==> lagoon <==
Design exponent_multiplier, start of the top module:
module exponent_multiplier (
    i_clk, i_rst_n,
    i_load, i_start, i_select,
    i_A, i_B,
    o_done, led_select, o_P,
	seg_i_A_ten, seg_i_A_unit, 
	seg_i_B_ten, seg_i_B_unit, 
	seg_o_P_thousand, seg_o_P_hundred, seg_o_P_ten, seg_o_P_unit
);
    input wire i_clk, i_rst_n;
    input wire i_load, i_start, i_select;
    input [3:0] i_A, i_B;
    output reg o_done, led_select;
    output reg [29:0] o_P;
	output reg [6:0] seg_i_A_ten, seg_i_A_unit;
	output reg [6:0] seg_i_B_ten, seg_i_B_unit;
	output reg [6:0] seg_o_P_thousand, seg_o_P_hundred, seg_o_P_ten, seg_o_P_unit;
    parameter IDLE = 3'b000, LOAD = 3'b001, CALC = 3'b010, FINISH = 3'b011;
    reg [2:0] current_state;
    reg [3:0] reg_A, reg_B;
	reg [3:0] led_reg_A, led_reg_B;
    reg [19:0] reg_A_shift;
    reg [29:0] reg_P_exp;
    reg [7:0] reg_P_mul;
    reg [3:0] counter_exp;
    reg [2:0] index_bit_B;
    reg exp_done, mul_done;
    always @(posedge i_clk or negedge i_rst_n) begin
        if (!i_rst_n) begin
            reg_A <= 4'b0;
            reg_B <= 4'b0;
            reg_P_exp <= 30'b1;
            reg_P_mul <= 8'b0;
            reg_A_shift <= 20'b0;
			led_reg_A <= 4'b0;	
			led_reg_B <= 4'b0;	
            o_done <= 0;
			led_select <= 0;
            o_P <= 30'b0;
            counter_exp <= 4'b0;
            index_bit_B <= 3'b0;
            exp_done <= 0;
            mul_done <= 0;
            current_state <= IDLE;
        end
        else begin
            case (current_state)
                IDLE: begin
                    reg_A <= 4'b0;
                    reg_B <= 4'b0;
                    reg_P_exp <= 30'b1;
                    reg_P_mul <= 8'b0;
                    reg_A_shift <= 20'b0;
                    o_done <= 0;
					led_select <= 0;
                    o_P <= 30'b0;
                    counter_exp <= 4'b0;
                    index_bit_B <= 3'b0;
                    exp_done <= 0;
                    mul_done <= 0;
                    if (!i_load) begin 
                        reg_A <= i_A;
						led_reg_A <= i_A;
                        reg_B <= i_B;
						led_reg_B <= i_B;
                        reg_A_shift <= {16'b0, i_A};
                        current_state <= LOAD;
                    end                    
  ...
export LEC_CHECK = 0
export CAP_MARGIN = 20
export CELL_PAD_IN_SITES_GLOBAL_PLACEMENT = 3
export CORE_MARGIN = 2
export CORE_UTILIZATION = 40
export CTS_CLUSTER_SIZE = 32
export GPL_ROUTABILITY_DRIVEN = 1
export GPL_TIMING_DRIVEN = 0
export SLEW_MARGIN = 20
create_clock -name core_clock -period 50.0 [get_ports {i_clk}]
run.sh (not shown) runs the stock make flow with config.mk's settings and CLKGATE_MAP_FILE=.
==> quartz (differences from lagoon) <==
CELL_PAD_IN_SITES_DETAIL_PLACEMENT = 1   (was unset)
CORE_ASPECT_RATIO = 0.66   (was unset)
CORE_MARGIN = 3   (was 2)
CORE_UTILIZATION = 50   (was 40)
CTS_CLUSTER_DIAMETER = 219   (was unset)
GPL_ROUTABILITY_DRIVEN = 0   (was 1)
PLACE_DENSITY = 0.69   (was unset)
==> raven (differences from lagoon) <==
ABC_AREA = 1   (was unset)
CELL_PAD_IN_SITES_GLOBAL_PLACEMENT = unset   (was 3)
CTS_CLUSTER_SIZE = 16   (was 32)
GPL_ROUTABILITY_DRIVEN = unset   (was 1)
GPL_TIMING_DRIVEN = unset   (was 0)
PLACE_DENSITY = 0.92   (was unset)
==> qor summary <==
Chip area estimate from yosys synthesis: quartz 40000 um2; lagoon 40000 um2; raven 40400 um2
Clock sink count: quartz -; lagoon 107; raven 107
Synth Seq Share: quartz 6.70%; lagoon 6.70%; raven 6.64%
Hold Buf Count CTS: quartz -; lagoon 0; raven 0
Std-Cell Rows: quartz 83; lagoon 116; raven 116
I/O Pins: quartz -; lagoon 101; raven 101
Fa+ha+maj area frac: quartz 6.66%; lagoon 6.66%; raven 5.56%
# H-tree levels: quartz -; lagoon 3; raven 3
Post CTS Setup Buffer Count: quartz -; lagoon 15; raven 72
Starting Density: quartz 51.0%; lagoon 40.1%; raven 40.3%
Detail Placement HPWL: quartz -; lagoon 123000 um; raven 95000 um
Placement-stage worst setup slack: quartz -; lagoon -3.26 ns; raven -2.65 ns
Average footprint of a synthesized cell: quartz 6.80 um2; lagoon 6.80 um2; raven 5.52 um2
Placeable Area: quartz 78500 um2; lagoon 99700 um2; raven 100000 um2
Run status: quartz aborted with a tool error; lagoon complete, no violations; raven aborted with a tool error
Last stage reached: quartz global placement without I/O; lagoon -; raven global routing
I/O Buffers: quartz -; lagoon 93; raven 94
Chip footprint: quartz 83600 um2; lagoon 103000 um2; raven 104000 um2
Synth top area share: quartz 7.46%; lagoon 7.46%; raven 18.9%
Post-synthesis cell type with the largest combined area: quartz sky130_fd_sc_hd__xnor2_1; lagoon sky130_fd_sc_hd__xnor2_1; raven sky130_fd_sc_hd__nand2_1
Number of cells upsized or downsized after cts: quartz -; lagoon 81; raven 153
Inst Count DP: quartz -; lagoon 7281; raven 8771
Simple-gate area share of the yosys netlist: quartz 32.5%; lagoon 32.5%; raven 59.5%
Die Y-Extent: quartz 236 um; lagoon 320 um; raven 322 um
Synthesized netlist cell count: quartz 5883; lagoon 5883; raven 7320

========
==> pepper <==
==> flow/design.v <==
module exponent_multiplier (
    i_clk, i_rst_n,
    i_load, i_start, i_select,
    i_A, i_B,
    o_done, led_select, o_P,
	seg_i_A_ten, seg_i_A_unit, 
	seg_i_B_ten, seg_i_B_unit, 
	seg_o_P_thousand, seg_o_P_hundred, seg_o_P_ten, seg_o_P_unit
);
    input wire i_clk, i_rst_n;
    input wire i_load, i_start, i_select;
    input [3:0] i_A, i_B;
    output reg o_done, led_select;
    output reg [29:0] o_P;
	output reg [6:0] seg_i_A_ten, seg_i_A_unit;
	output reg [6:0] seg_i_B_ten, seg_i_B_unit;
	output reg [6:0] seg_o_P_thousand, seg_o_P_hundred, seg_o_P_ten, seg_o_P_unit;
    parameter IDLE = 3'b000, LOAD = 3'b001, CALC = 3'b010, FINISH = 3'b011;
    reg [2:0] current_state;
    reg [3:0] reg_A, reg_B;
	reg [3:0] led_reg_A, led_reg_B;
    reg [19:0] reg_A_shift;
    reg [29:0] reg_P_exp;
    reg [7:0] reg_P_mul;
    reg [3:0] counter_exp;
    reg [2:0] index_bit_B;
    reg exp_done, mul_done;
    always @(posedge i_clk or negedge i_rst_n) begin
        if (!i_rst_n) begin
            reg_A <= 4'b0;
            reg_B <= 4'b0;
            reg_P_exp <= 30'b1;
            reg_P_mul <= 8'b0;
            reg_A_shift <= 20'b0;
			led_reg_A <= 4'b0;	
			led_reg_B <= 4'b0;	
            o_done <= 0;
			led_select <= 0;
            o_P <= 30'b0;
            counter_exp <= 4'b0;
            index_bit_B <= 3'b0;
            exp_done <= 0;
            mul_done <= 0;
            current_state <= IDLE;
        end
        else begin
            case (current_state)
                IDLE: begin
                    reg_A <= 4'b0;
                    reg_B <= 4'b0;
                    reg_P_exp <= 30'b1;
                    reg_P_mul <= 8'b0;
                    reg_A_shift <= 20'b0;
                    o_done <= 0;
					led_select <= 0;
                    o_P <= 30'b0;
                    counter_exp <= 4'b0;
                    index_bit_B <= 3'b0;
                    exp_done <= 0;
                    mul_done <= 0;
                    if (!i_load) begin 
                        reg_A <= i_A;
						led_reg_A <= i_A;
                        reg_B <= i_B;
						led_reg_B <= i_B;
                        reg_A_shift <= {16'b0, i_A};
                        current_state <= LOAD;
                    end                    
                end    
                LOAD: begin                    
                    current_state <= (!i_start) ? CALC : LOAD;
                end
                CALC: begin
                    if (i_start) begin
                        if (!exp_done) begin
                            if (counter_exp < reg_B) begin
                                reg_P_exp <= reg_P_exp * reg_A;
                                counter_exp <= counter_exp + 1;
                            end
                            else begin
                                exp_done <= 1;
                            end
                        end
                        if (!mul_done) begin
                            if (index_bit_B < 4) begin
                                if (reg_B[index_bit_B]) begin
                                    reg_P_mul <= reg_P_mul + reg_A_shift[7:0];
                                end
                                reg_A_shift <= reg_A_shift << 1;
                                index_bit_B <= index_bit_B + 1;
                            end
                            else begin
                                mul_done <= 1;
                            end
                        end
                        if (exp_done && mul_done) begin
                            current_state <= FINISH;
                        end
                    end
                end
                FINISH: begin
                    o_done <= 1;
                    led_select <= !i_select;
                    if (!i_select) begin
                        o_P <= reg_P_exp;
                    end
                    else if (i_select) begin
                        o_P <= {22'b0, reg_P_mul};
                    end
                    if (!i_start) begin
                        current_state <= IDLE;
                    end
                end
            endcase
        end
    end
	always @(*) begin                 
		case (led_reg_A % 10)
			4'd0: seg_i_A_unit = 7'b1000000;
			4'd1: seg_i_A_unit = 7'b1111001;
			4'd2: seg_i_A_unit = 7'b0100100;
			4'd3: seg_i_A_unit = 7'b0110000;
			4'd4: seg_i_A_unit = 7'b0011001;
			4'd5: seg_i_A_unit = 7'b0010010;
			4'd6: seg_i_A_unit = 7'b0000010;
			4'd7: seg_i_A_unit = 7'b1111000;
			4'd8: seg_i_A_unit = 7'b0000000;
			4'd9: seg_i_A_unit = 7'b0010000;
			default: seg_i_A_unit = 7'b1000000;
		endcase
		case (led_reg_A / 10)
			4'd0: seg_i_A_ten = 7'b1000000;
			4'd1: seg_i_A_ten = 7'b1111001;
			4'd2: seg_i_A_ten = 7'b0100100;
			4'd3: seg_i_A_ten = 7'b0110000;
			4'd4: seg_i_A_ten = 7'b0011001;
			4'd5: seg_i_A_ten = 7'b0010010;
			4'd6: seg_i_A_ten = 7'b0000010;
			4'd7: seg_i_A_ten = 7'b1111000;
			4'd8: seg_i_A_ten = 7'b0000000;
			4'd9: seg_i_A_ten = 7'b0010000;
			default: seg_i_A_ten = 7'b1000000;
		endcase
		case (led_reg_B % 10)
			4'd0: seg_i_B_unit = 7'b1000000;
			4'd1: seg_i_B_unit = 7'b1111001;
			4'd2: seg_i_B_unit = 7'b0100100;
			4'd3: seg_i_B_unit = 7'b0110000;
			4'd4: seg_i_B_unit = 7'b0011001;
			4'd5: seg_i_B_unit = 7'b0010010;
			4'd6: seg_i_B_unit = 7'b0000010;
			4'd7: seg_i_B_unit = 7'b1111000;
			4'd8: seg_i_B_unit = 7'b0000000;
			4'd9: seg_i_B_unit = 7'b0010000;
			default: seg_i_B_unit = 7'b1000000;
		endcase
		case (led_reg_B / 10)
			4'd0: seg_i_B_ten = 7'b1000000;
			4'd1: seg_i_B_ten = 7'b1111001;
			4'd2: seg_i_B_ten = 7'b0100100;
			4'd3: seg_i_B_ten = 7'b0110000;
			4'd4: seg_i_B_ten = 7'b0011001;
			4'd5: seg_i_B_ten = 7'b0010010;
			4'd6: seg_i_B_ten = 7'b0000010;
			4'd7: seg_i_B_ten = 7'b1111000;
			4'd8: seg_i_B_ten = 7'b0000000;
			4'd9: seg_i_B_ten = 7'b0010000;
			default: seg_i_B_ten = 7'b1000000;
		endcase
		case (o_P % 10)
			4'd0: seg_o_P_unit = 7'b1000000;
			4'd1: seg_o_P_unit = 7'b1111001;
			4'd2: seg_o_P_unit = 7'b0100100;
			4'd3: seg_o_P_unit = 7'b0110000;
			4'd4: seg_o_P_unit = 7'b0011001;
			4'd5: seg_o_P_unit = 7'b0010010;
			4'd6: seg_o_P_unit = 7'b0000010;
			4'd7: seg_o_P_unit = 7'b1111000;
			4'd8: seg_o_P_unit = 7'b0000000;
			4'd9: seg_o_P_unit = 7'b0010000;
			default: seg_o_P_unit = 7'b1000000;
		endcase
		case ((o_P / 10) % 10)
			4'd0: seg_o_P_ten = 7'b1000000;
			4'd1: seg_o_P_ten = 7'b1111001;
			4'd2: seg_o_P_ten = 7'b0100100;
			4'd3: seg_o_P_ten = 7'b0110000;
			4'd4: seg_o_P_ten = 7'b0011001;
			4'd5: seg_o_P_ten = 7'b0010010;
			4'd6: seg_o_P_ten = 7'b0000010;
			4'd7: seg_o_P_ten = 7'b1111000;
			4'd8: seg_o_P_ten = 7'b0000000;
			4'd9: seg_o_P_ten = 7'b0010000;
			default: seg_o_P_ten = 7'b1000000;
		endcase
		case ((o_P / 100) % 10)
			4'd0: seg_o_P_hundred = 7'b1000000;
			4'd1: seg_o_P_hundred = 7'b1111001;
			4'd2: seg_o_P_hundred = 7'b0100100;
			4'd3: seg_o_P_hundred = 7'b0110000;
			4'd4: seg_o_P_hundred = 7'b0011001;
			4'd5: seg_o_P_hundred = 7'b0010010;
			4'd6: seg_o_P_hundred = 7'b0000010;
			4'd7: seg_o_P_hundred = 7'b1111000;
			4'd8: seg_o_P_hundred = 7'b0000000;
			4'd9: seg_o_P_hundred = 7'b0010000;
			default: seg_o_P_hundred = 7'b1000000;
		endcase
		case ((o_P / 1000) % 10)
			4'd0: seg_o_P_thousand = 7'b1000000;
			4'd1: seg_o_P_thousand = 7'b1111001;
			4'd2: seg_o_P_thousand = 7'b0100100;
			4'd3: seg_o_P_thousand = 7'b0110000;
			4'd4: seg_o_P_thousand = 7'b0011001;
			4'd5: seg_o_P_thousand = 7'b0010010;
			4'd6: seg_o_P_thousand = 7'b0000010;
			4'd7: seg_o_P_thousand = 7'b1111000;
			4'd8: seg_o_P_thousand = 7'b0000000;
			4'd9: seg_o_P_thousand = 7'b0010000;
			default: seg_o_P_thousand = 7'b1000000;		
		endcase
    end
endmodule
==> flow/run.sh <==
#!/bin/bash
# the make line also repeats each setting of config.mk as NAME=value (left out here)
make -C /OpenROAD-flow-scripts/flow DESIGN_CONFIG=/design/flow/config.mk WORK_HOME=/design/flow/orfs CLKGATE_MAP_FILE= finish
==> flow/config.mk <==
export PLATFORM = sky130hd
export DESIGN_NAME = exponent_multiplier
export DESIGN_NICKNAME = exponent_multiplier
export VERILOG_FILES = /design/flow/design.v
export SDC_FILE = /design/flow/constraint.sdc
export NUM_CORES = 4
export LEC_CHECK = 0
export ABC_AREA = 1
export CAP_MARGIN = 20
export CORE_ASPECT_RATIO = 0.5
export CORE_MARGIN = 2
export CORE_UTILIZATION = 72
export CTS_CLUSTER_DIAMETER = 344
export CTS_CLUSTER_SIZE = 98
export PLACE_DENSITY = 0.6
export SETUP_SLACK_MARGIN = 4.88
export SLEW_MARGIN = 20
export TNS_END_PERCENT = 5
==> flow/constraint.sdc <==
create_clock -name core_clock -period 20.6 [get_ports {i_clk}]
set_input_delay 4.1200 -clock core_clock [delete_from_list [all_inputs] [get_ports {i_clk}]]
set_output_delay 4.1200 -clock core_clock [all_outputs]
set_load 0.01 [all_outputs]
==> nickel: changes against pepper <==
CORE_ASPECT_RATIO = not set   (was 0.5)
CORE_UTILIZATION = 58   (was 72)
CTS_CLUSTER_DIAMETER = 227   (was 344)
CTS_CLUSTER_SIZE = not set   (was 98)
PLACE_DENSITY = 0.35   (was 0.6)
SETUP_SLACK_MARGIN = not set   (was 4.88)
TNS_END_PERCENT = not set   (was 5)
==> flow/constraint.sdc (replaced) <==
create_clock -name core_clock -period 27.2 [get_ports {i_clk}]
set_input_delay 5.4400 -clock core_clock [delete_from_list [all_inputs] [get_ports {i_clk}]]
set_output_delay 5.4400 -clock core_clock [all_outputs]
set_load 0.01 [all_outputs]
==> results <==
Standard-cell row count: nickel 96; pepper 61
Fraction of the yosys area taken by sequential cells: nickel 0.0664; pepper 0.0664
Die outline height: nickel 268 um; pepper 171 um
Area of the die: nickel 71,700 um^2; pepper 58,100 um^2
Post-synthesis cell type with the largest combined area: nickel sky130_fd_sc_hd__nand2_1; pepper sky130_fd_sc_hd__nand2_1
Synth Register Bits: nickel 107; pepper 107
Status: nickel finished with violations; pepper did not finish
Last stage reached: nickel -; pepper detailed placement (3_5_place_dp)
Layout check failures: nickel setup timing; pepper -
Core area: nickel 68,700 um^2; pepper 55,500 um^2
Horizontal die size: nickel 268 um; pepper 339 um
Ys cells: nickel 7,320; pepper 7,320
Mux area share: nickel 0.000558; pepper 0.000558
Weighted congestion reported at the end of routability-driven placement: nickel 0.982; pepper 1.07
Yosys stat area: nickel 40,400 um^2; pepper 40,400 um^2
Share of synthesized cell area in and-or and or-and compound cells: nickel 0.0809; pepper 0.0809
Cells after synthesis: nickel 7,320; pepper 7,320
FP Util: nickel 0.588; pepper 0.728
